==> v26 <==
==> flow/design.v <==
`timescale 1ns / 1ps
module scrambler
 #(parameter WIDTH = 32,
   parameter SEED = 7'b1111111)
  (input aclk,
   input aresetn,
   input [WIDTH-1:0] s_axis_tdata,
   input [3:0] s_axis_tuser,
   input s_axis_tvalid,
   output s_axis_tready,
   input s_axis_tlast,
   output reg [WIDTH-1:0] m_axis_tdata,
   output reg [3:0] m_axis_tuser,
   output reg m_axis_tvalid,
   input m_axis_tready,
   output reg m_axis_tlast);
  localparam TAIL_MASK = {{7{1'b0}}, {(WIDTH-7){1'b1}}};
  wire axis_tready_int = m_axis_tready;
  assign s_axis_tready = axis_tready_int;
  wire m_handshake = m_axis_tvalid && axis_tready_int;
  wire s_handshake = s_axis_tvalid && axis_tready_int;
  reg [6:0] lfsr;
  wire [WIDTH-1:0] fb;
  genvar i;
  generate
    for (i = 0; i < WIDTH; i = i + 1) begin : gen_feedback
      if (i < 4)
        assign fb[i] = lfsr[i+3] ^ lfsr[i];
      else if (i < 7)
        assign fb[i] = lfsr[i] ^ fb[i-4];
      else
        assign fb[i] = fb[i-7] ^ fb[i-4];
    end
  endgenerate
  always @(posedge aclk)
    if (~aresetn) begin
      m_axis_tdata <= {WIDTH{1'b0}};
      m_axis_tuser <= 4'h0;
      m_axis_tlast <= 1'b0;
      m_axis_tvalid <= 1'b0;
    end
    else if (s_handshake) begin
      if (s_axis_tlast)
        m_axis_tdata <= (s_axis_tdata ^ fb) & TAIL_MASK;
      else
        m_axis_tdata <= s_axis_tdata ^ fb;
      m_axis_tuser <= s_axis_tuser;
      m_axis_tlast <= s_axis_tlast;
      m_axis_tvalid <= 1'b1;
    end
    else if (m_handshake)
      m_axis_tvalid <= 1'b0;
  always @(posedge aclk)
    if (~aresetn)
      lfsr <= SEED;
    else if (s_handshake)
      lfsr <= fb[WIDTH-1:WIDTH-7];
endmodule
`timescale 1ns / 1ps
module encoder
 #(parameter WIDTH = 24)
  (input aclk,
   input aresetn,
   input [WIDTH-1:0] s_axis_tdata,
   input [3:0] s_axis_tuser,
   input s_axis_tvalid,
   output s_axis_tready,
   input s_axis_tlast,
   output reg [2*WIDTH-1:0] m_axis_tdata,
   output reg [3:0] m_axis_tuser,
   output reg m_axis_tvalid,
   input m_axis_tready,
   output reg m_axis_tlast);
  localparam HISTSIZE = 6;
  wire axis_tready_int = m_axis_tready;
  assign s_axis_tready = axis_tready_int;
  wire m_handshake = m_axis_tvalid && axis_tready_int;
  wire s_handshake = s_axis_tvalid && axis_tready_int;
  reg [2*WIDTH-1:0] m_axis_tdata_int;
  wire [WIDTH-1:0] g0;
  wire [WIDTH-1:0] g1;
  wire [2*WIDTH-1:0] hr;
  wire [2*WIDTH-1:0] tfr;
  wire [2*WIDTH-1:0] ttr;
  reg [HISTSIZE-1:0] history;
  wire [WIDTH+HISTSIZE-1:0] operand = {s_axis_tdata, history};
  genvar i;
  generate
    for (i = 0; i < WIDTH; i = i + 1) begin : gen_poly
      assign g0[i] = operand[i+6] ^ operand[i+4] ^ operand[i+3] ^ operand[i+1] ^ operand[i];
      assign g1[i] = g0[i] ^ operand[i+5] ^ operand[i+1];
    end
    for (i = 0; i < 2*WIDTH-1; i = i + 2) begin : gen_half_rate
      assign hr[i]   = g0[i/2];
      assign hr[i+1] = g1[i/2];
    end
    for (i = 0; i < 3*WIDTH/2-2; i = i + 3) begin : gen_two_thirds
      assign ttr[i]   = g0[2*(i/3)];
      assign ttr[i+1] = g1[2*(i/3)];
      assign ttr[i+2] = g0[2*(i/3)+1];
    end
    for (i = 0; i < 4*WIDTH/3-3; i = i + 4) begin : gen_three_fourths
      assign tfr[i]   = g0[i-i/4];
      assign tfr[i+1] = g1[i-i/4];
      assign tfr[i+2] = g0[i-i/4+1];
      assign tfr[i+3] = g1[i-i/4+2];
    end
  endgenerate
  assign ttr[2*WIDTH-1:3*WIDTH/2] = 0;
  assign tfr[2*WIDTH-1:4*WIDTH/3] = 0;
  always @*
    case (s_axis_tuser)
      4'b1111, 4'b0111, 4'b1011, 4'b0011:
        m_axis_tdata_int = tfr;
      4'b0001:
        m_axis_tdata_int = ttr;
      default:
        m_axis_tdata_int = hr;
    endcase
  always @(posedge aclk)
    if (~aresetn) begin
      m_axis_tdata <= {2*WIDTH{1'b0}};
      m_axis_tuser <= 4'h0;
      m_axis_tlast <= 1'b0;
      m_axis_tvalid <= 1'b0;
    end
    else if (s_handshake) begin
      m_axis_tdata <= m_axis_tdata_int;
      m_axis_tuser <= s_axis_tuser;
      m_axis_tlast <= s_axis_tlast;
      m_axis_tvalid <= 1'b1;
    end
    else if (m_handshake)
      m_axis_tvalid <= 1'b0;
  always @(posedge aclk)
    if (~aresetn)
      history <= {HISTSIZE{1'b0}};
    else if (s_handshake)
      history <= s_axis_tdata[WIDTH-1:WIDTH-HISTSIZE];
endmodule
`timescale 1ns / 1ps
module system
  #(parameter WIDTH = 24)
   (input aclk,
    input aresetn,
    input [WIDTH-1:0] s_axis_tdata,
    input s_axis_tvalid,
    output s_axis_tready,
    input s_axis_tlast,
    input [3:0] s_axis_tuser,
    output [2*WIDTH-1:0] m_axis_tdata,
    output m_axis_tvalid,
    input m_axis_tready,
    output m_axis_tlast,
    output [3:0] m_axis_tuser);
    localparam SEED = 7'b1011101;
    wire [WIDTH-1:0] s2e_tdata;
    wire s2e_tvalid;
    wire s2e_tready;
    wire s2e_tlast;
    wire [3:0] s2e_tuser;
    scrambler #(.WIDTH(WIDTH), .SEED(SEED)) scrambler_i(
        .aclk(aclk),
        .aresetn(aresetn),
        .s_axis_tdata(s_axis_tdata),
        .s_axis_tvalid(s_axis_tvalid),
        .s_axis_tready(s_axis_tready),
        .s_axis_tuser(s_axis_tuser),
        .s_axis_tlast(s_axis_tlast),
        .m_axis_tdata(s2e_tdata),
        .m_axis_tvalid(s2e_tvalid),
        .m_axis_tready(s2e_tready),
        .m_axis_tuser(s2e_tuser),
        .m_axis_tlast(s2e_tlast)
    );
    encoder #(.WIDTH(WIDTH)) encoder_i(
        .aclk(aclk),
        .aresetn(aresetn),
        .s_axis_tdata(s2e_tdata),
        .s_axis_tvalid(s2e_tvalid),
        .s_axis_tready(s2e_tready),
        .s_axis_tuser(s2e_tuser),
        .s_axis_tlast(s2e_tlast),
        .m_axis_tdata(m_axis_tdata),
        .m_axis_tvalid(m_axis_tvalid),
        .m_axis_tready(m_axis_tready),
        .m_axis_tuser(m_axis_tuser),
        .m_axis_tlast(m_axis_tlast)
    );
endmodule
==> flow/run.sh <==
#!/bin/bash
# the make line also repeats each setting of config.mk as NAME=value (left out here)
make -C /OpenROAD-flow-scripts/flow DESIGN_CONFIG=/design/flow/config.mk WORK_HOME=/design/flow/orfs CLKGATE_MAP_FILE= finish
==> flow/config.mk <==
export PLATFORM = sky130hd
export DESIGN_NAME = system
export DESIGN_NICKNAME = system
export VERILOG_FILES = /design/flow/design.v
export SDC_FILE = /design/flow/constraint.sdc
export NUM_CORES = 4
export LEC_CHECK = 0
export ABC_AREA = 1
export CAP_MARGIN = 25
export CELL_PAD_IN_SITES_DETAIL_PLACEMENT = 2
export CELL_PAD_IN_SITES_GLOBAL_PLACEMENT = 3
export CORE_MARGIN = 2
export CORE_UTILIZATION = 17
export CTS_CLUSTER_DIAMETER = 351
export GPL_ROUTABILITY_DRIVEN = 0
export GPL_TIMING_DRIVEN = 0
export HOLD_SLACK_MARGIN = 0.23
export MAX_ROUTING_LAYER = met4
export MIN_ROUTING_LAYER = met2
export PLACE_DENSITY_LB_ADDON = 0.02
export SETUP_SLACK_MARGIN = 0.89
export SLEW_MARGIN = 5
export TNS_END_PERCENT = 5
==> flow/constraint.sdc <==
create_clock -name core_clock -period 3.02 [get_ports {aclk}]
set_input_delay 0.6040 -clock core_clock [delete_from_list [all_inputs] [get_ports {aclk}]]
set_output_delay 0.6040 -clock core_clock [all_outputs]
set_load 0.01 [all_outputs]
==> v22 (differences from v26) <==
ABC_AREA = default   (was 1)
CAP_MARGIN = 20   (was 25)
CELL_PAD_IN_SITES_DETAIL_PLACEMENT = default   (was 2)
CELL_PAD_IN_SITES_GLOBAL_PLACEMENT = default   (was 3)
CORE_UTILIZATION = 72   (was 17)
CTS_CLUSTER_DIAMETER = default   (was 351)
CTS_CLUSTER_SIZE = 27   (was default)
GPL_ROUTABILITY_DRIVEN = default   (was 0)
GPL_TIMING_DRIVEN = 1   (was 0)
HOLD_SLACK_MARGIN = default   (was 0.23)
MIN_ROUTING_LAYER = default   (was met2)
PLACE_DENSITY = 0.66   (was default)
PLACE_DENSITY_LB_ADDON = default   (was 0.02)
SLEW_MARGIN = 20   (was 5)
TNS_END_PERCENT = 75   (was 5)
==> flow/constraint.sdc (replaced) <==
create_clock -name core_clock -period 2.2 [get_ports {aclk}]
set_input_delay 0.4400 -clock core_clock [delete_from_list [all_inputs] [get_ports {aclk}]]
set_output_delay 0.4400 -clock core_clock [all_outputs]
set_load 0.01 [all_outputs]
==> v37 (differences from v26) <==
CAP_MARGIN = 20   (was 25)
CELL_PAD_IN_SITES_DETAIL_PLACEMENT = default   (was 2)
CELL_PAD_IN_SITES_GLOBAL_PLACEMENT = default   (was 3)
CORE_ASPECT_RATIO = 0.5   (was default)
CORE_UTILIZATION = 72   (was 17)
CTS_CLUSTER_DIAMETER = 378   (was 351)
CTS_CLUSTER_SIZE = 93   (was default)
GPL_ROUTABILITY_DRIVEN = default   (was 0)
GPL_TIMING_DRIVEN = default   (was 0)
HOLD_SLACK_MARGIN = default   (was 0.23)
MAX_ROUTING_LAYER = default   (was met4)
MIN_ROUTING_LAYER = default   (was met2)
PLACE_DENSITY_LB_ADDON = default   (was 0.02)
SETUP_SLACK_MARGIN = default   (was 0.89)
SLEW_MARGIN = 35   (was 5)
==> flow/constraint.sdc (replaced) <==
create_clock -name core_clock -period 2.07 [get_ports {aclk}]
set_input_delay 0.4140 -clock core_clock [delete_from_list [all_inputs] [get_ports {aclk}]]
set_output_delay 0.4140 -clock core_clock [all_outputs]
set_load 0.01 [all_outputs]
==> comparison table <==
quantity	v26	v22	v37
Setup slack after placement	-0.0627 ns	0.0574 ns	-0.0551 ns
Clock root buffer master	sky130_fd_sc_hd__clkbuf_16	-	sky130_fd_sc_hd__clkbuf_16
Routed length per placed instance	20.5 um	-	20.2 um
Synth top area share	0.316	0.320	0.316
Port-buffer cells	86	87	87
Sequential fraction of the synthesis area	0.316	0.320	0.316
DRT Wirelength	29800 um	-	21600 um
Yosys stat area	6150 um^2	6060 um^2	6150 um^2
Post CTS Setup Buffer Count	0	-	0
Power consumed by sequential cells	1.41 mW	-	2.15 mW
Reported max-cap violation count	0	-	0
P_clk	1.29 mW	-	1.81 mW
Result of the run	complete, no violations	did not finish	finished with violations
Last stage reached	-	4_1_cts	-
Layout check failures	-	-	negative setup slack
Ratio of total power to cell area	539 nW/um^2	-	829 nW/um^2
Total met3 wirelength after detailed routing	13400 um	-	3490 um
Number of tap instances	461	-	112
Largest driver fanout on the critical path	4	-	5
Dpl cell area	7610 um^2	7340 um^2	7090 um^2
Total routing resource utilization after global routing	0.253	-	0.466
Worst flop-to-flop path endpoint	encoder_i.m_axis_tdata[23]	-	scrambler_i.m_axis_tdata[22]
Accumulated negative setup slack	0 ns	-	-0.0494 ns
Power Total	4.29 mW	-	6.15 mW
Smallest hold slack	0.470 ns	-	0.476 ns
Critical path startpoint	m_axis_tready	-	scrambler_i.lfsr[0]
Global-route wire length before repair	43400 um	-	33700 um
Arrival time of the worst setup path	1.56 ns	-	2.34 ns
Global-route layer with the greatest usage	met3	-	met2

---

==> branch pepper <==
Starts from the design.v that is shown in full above.
Settings: LEC_CHECK=0, ABC_AREA=1, CAP_MARGIN=0, CORE_MARGIN=2, CORE_UTILIZATION=72, CTS_CLUSTER_SIZE=16, PLACE_DENSITY=0.68, SLEW_MARGIN=20; clock period 2.13 ns.
run.sh (not shown) runs the stock make flow with config.mk's settings and CLKGATE_MAP_FILE=.
==> branch garnet: changes against branch pepper <==
==> flow/config.mk (replaced) <==
export PLATFORM = sky130hd
export DESIGN_NAME = system
export DESIGN_NICKNAME = system
export VERILOG_FILES = /design/flow/design.v
export SDC_FILE = /design/flow/constraint.sdc
export NUM_CORES = 4
export LEC_CHECK = 0
export CAP_MARGIN = 0
export CORE_MARGIN = 2
export CORE_UTILIZATION = 56
export CTS_CLUSTER_DIAMETER = 287
export CTS_CLUSTER_SIZE = 87
export PLACE_DENSITY = 0.35
export SETUP_SLACK_MARGIN = -0.4
export SLEW_MARGIN = 20
export TNS_END_PERCENT = 15
==> flow/constraint.sdc (replaced) <==
create_clock -name core_clock -period 4.0 [get_ports {aclk}]
set_input_delay 0.8000 -clock core_clock [delete_from_list [all_inputs] [get_ports {aclk}]]
set_output_delay 0.8000 -clock core_clock [all_outputs]
set_load 0.01 [all_outputs]
==> branch willow: changes against branch pepper <==
--- a/flow/config.mk
+++ b/flow/config.mk
@@ -6,9 +6,13 @@
 export NUM_CORES = 4
 export LEC_CHECK = 0
 export ABC_AREA = 1
-export CAP_MARGIN = 0
+export CAP_MARGIN = 20
+export CORE_ASPECT_RATIO = 0.5
 export CORE_MARGIN = 2
 export CORE_UTILIZATION = 72
-export CTS_CLUSTER_SIZE = 16
-export PLACE_DENSITY = 0.68
+export CTS_CLUSTER_DIAMETER = 400
+export CTS_CLUSTER_SIZE = 97
+export PLACE_DENSITY = 0.38
+export SETUP_SLACK_MARGIN = 0.13
 export SLEW_MARGIN = 20
+export TNS_END_PERCENT = 10
==> flow/constraint.sdc (replaced) <==
create_clock -name core_clock -period 1.52 [get_ports {aclk}]
set_input_delay 0.3040 -clock core_clock [delete_from_list [all_inputs] [get_ports {aclk}]]
set_output_delay 0.3040 -clock core_clock [all_outputs]
set_load 0.01 [all_outputs]
==> qor summary <==
item	branch garnet	branch pepper	branch willow
Run status	timing/DRC/antenna clean	timing/DRC/antenna clean	aborted with a tool error
Failing step	-	-	3_5_place_dp
Filler Cell Count	834	474	-
Area of all sequential standard cells	1940 um^2	1940 um^2	-
Peak VDD IR	0.320 mV	0.417 mV	-
Routed met1 length	7250 um	6690 um	-
Net Sw Power	0.911 mW	2.12 mW	-
Post-CTS Resized	0	0	-
Area of all placed cells without fillers	7050 um^2	7230 um^2	-
Starting DRC count in detailed routing	357	623	-
DRC violation count after routing	0	0	-
Static power due to leakage	2.80 nW	3.24 nW	-
Ao+oa area frac	17.8%	13.7%	13.7%
Number of well-tap cells placed	136	105	-
Post-CTS setup repair buffer count	0	0	-
Minimum setup slack among reg-to-reg paths	1.90 ns	0.18 ns	-
Number of levels the H-tree was split into	3	3	-
Number of logic gates	445	653	-
CP most frequent cell	sky130_fd_sc_hd__clkdlybuf4s50_1	sky130_fd_sc_hd__clkdlybuf4s50_1	-
Cell variety after synth	50	35	35
Met2 wire length	7170 um	8720 um	-
Chip area line of the yosys report	6060 um^2	6150 um^2	6150 um^2
Highest net fanout along the worst path	8	4	-
Share of the synthesized netlist area taken by xor and xnor gates	34.3%	18.2%	18.2%
Clock-cell share of area	2.91%	2.49%	-
Capture instance of the worst register-to-register path	encoder_i.m_axis_tdata[19]	encoder_i.m_axis_tdata[15]	-
Met1 track demand over resource in global routing	39.6%	46.4%	-
Hold buffer count at cts	0	0	-

---

==> exp/harbor: inputs <==
Starts from the design.v that is shown in full above.
clock: 1.67 ns
lec_check: 0
cap_margin: 40
core_margin: 2
core_utilization: 66
hold_slack_margin: 0.3
slew_margin: 20
==> inputs of exp/zinc, as changes to exp/harbor <==
Settings changed: ABC_AREA from default to 1, CORE_UTILIZATION 66 to 70, HOLD_SLACK_MARGIN 0.3 to default.
==> flow/constraint.sdc (replaced) <==
create_clock -name core_clock -period 2.06 [get_ports {aclk}]
set_input_delay 0.4120 -clock core_clock [delete_from_list [all_inputs] [get_ports {aclk}]]
set_output_delay 0.4120 -clock core_clock [all_outputs]
set_load 0.01 [all_outputs]
==> inputs of exp/cedar, as changes to exp/harbor <==
Settings changed: CAP_MARGIN 40 to 20, CTS_CLUSTER_DIAMETER from default to 41, HOLD_SLACK_MARGIN 0.3 to 0.29, SETUP_SLACK_MARGIN from default to 0.67.
==> flow/constraint.sdc (replaced) <==
create_clock -name core_clock -period 2.34 [get_ports {aclk}]
set_input_delay 0.4680 -clock core_clock [delete_from_list [all_inputs] [get_ports {aclk}]]
set_output_delay 0.4680 -clock core_clock [all_outputs]
set_load 0.01 [all_outputs]
==> comparison table <==
quantity                                                          exp/harbor                     exp/cedar                      exp/zinc
Worst relative slew slack                                                  -                         65.8%                         68.0%
Worst Clk Skew                                                             -                     0.0173 ns                     0.0151 ns
Total cell area at the placement stage                              7770 µm²                      6990 µm²                      7080 µm²
Final RePlAce weighted congestion                                      0.963                         0.924                         0.940
Total count of max-transition violations in the final report               -                             0                             0
Share of the final layout cell area in multi-input gates                   -                         53.1%                         49.7%
Final net count                                                            -                           724                           989
Power per Cell Area                                                        -                    665 nW/µm²                    743 nW/µm²
CP Capture Point                                                           -    encoder_i.m_axis_tdata[22]    encoder_i.m_axis_tdata[31]
Tap cells                                                                  -                           108                           108
Xor and xnor fraction of the mapped netlist area                       34.3%                         34.3%                         18.2%
R2R setup slack                                                            -                       0.50 ns                       0.16 ns
Complex Gates by Area                                                  17.8%                         17.8%                         13.7%
Worst-case setup slack after placement                             -0.274 ns                      0.238 ns                     0.0475 ns
WL met2                                                                    -                       9.82 mm                       8.48 mm
Startpoint of the worst setup timing path                                  -  scrambler_i.m_axis_tdata[16]  scrambler_i.m_axis_tdata[17]
Crit path depth                                                            -                             4                             9
Total of plain and repair buffers excluding clock buffers                  -                           137                           109
Status                                                        did not finish       complete, no violations       complete, no violations
Last stage reached                                            global routing                             -                             -
Leading cell kind                                                          -           combinational gates           combinational gates
HPWL Detailed                                                        14.5 mm                       11.3 mm                       13.1 mm
DRC violations left                                                        -                             0                             0
Power and IR drop assume default switching activity.
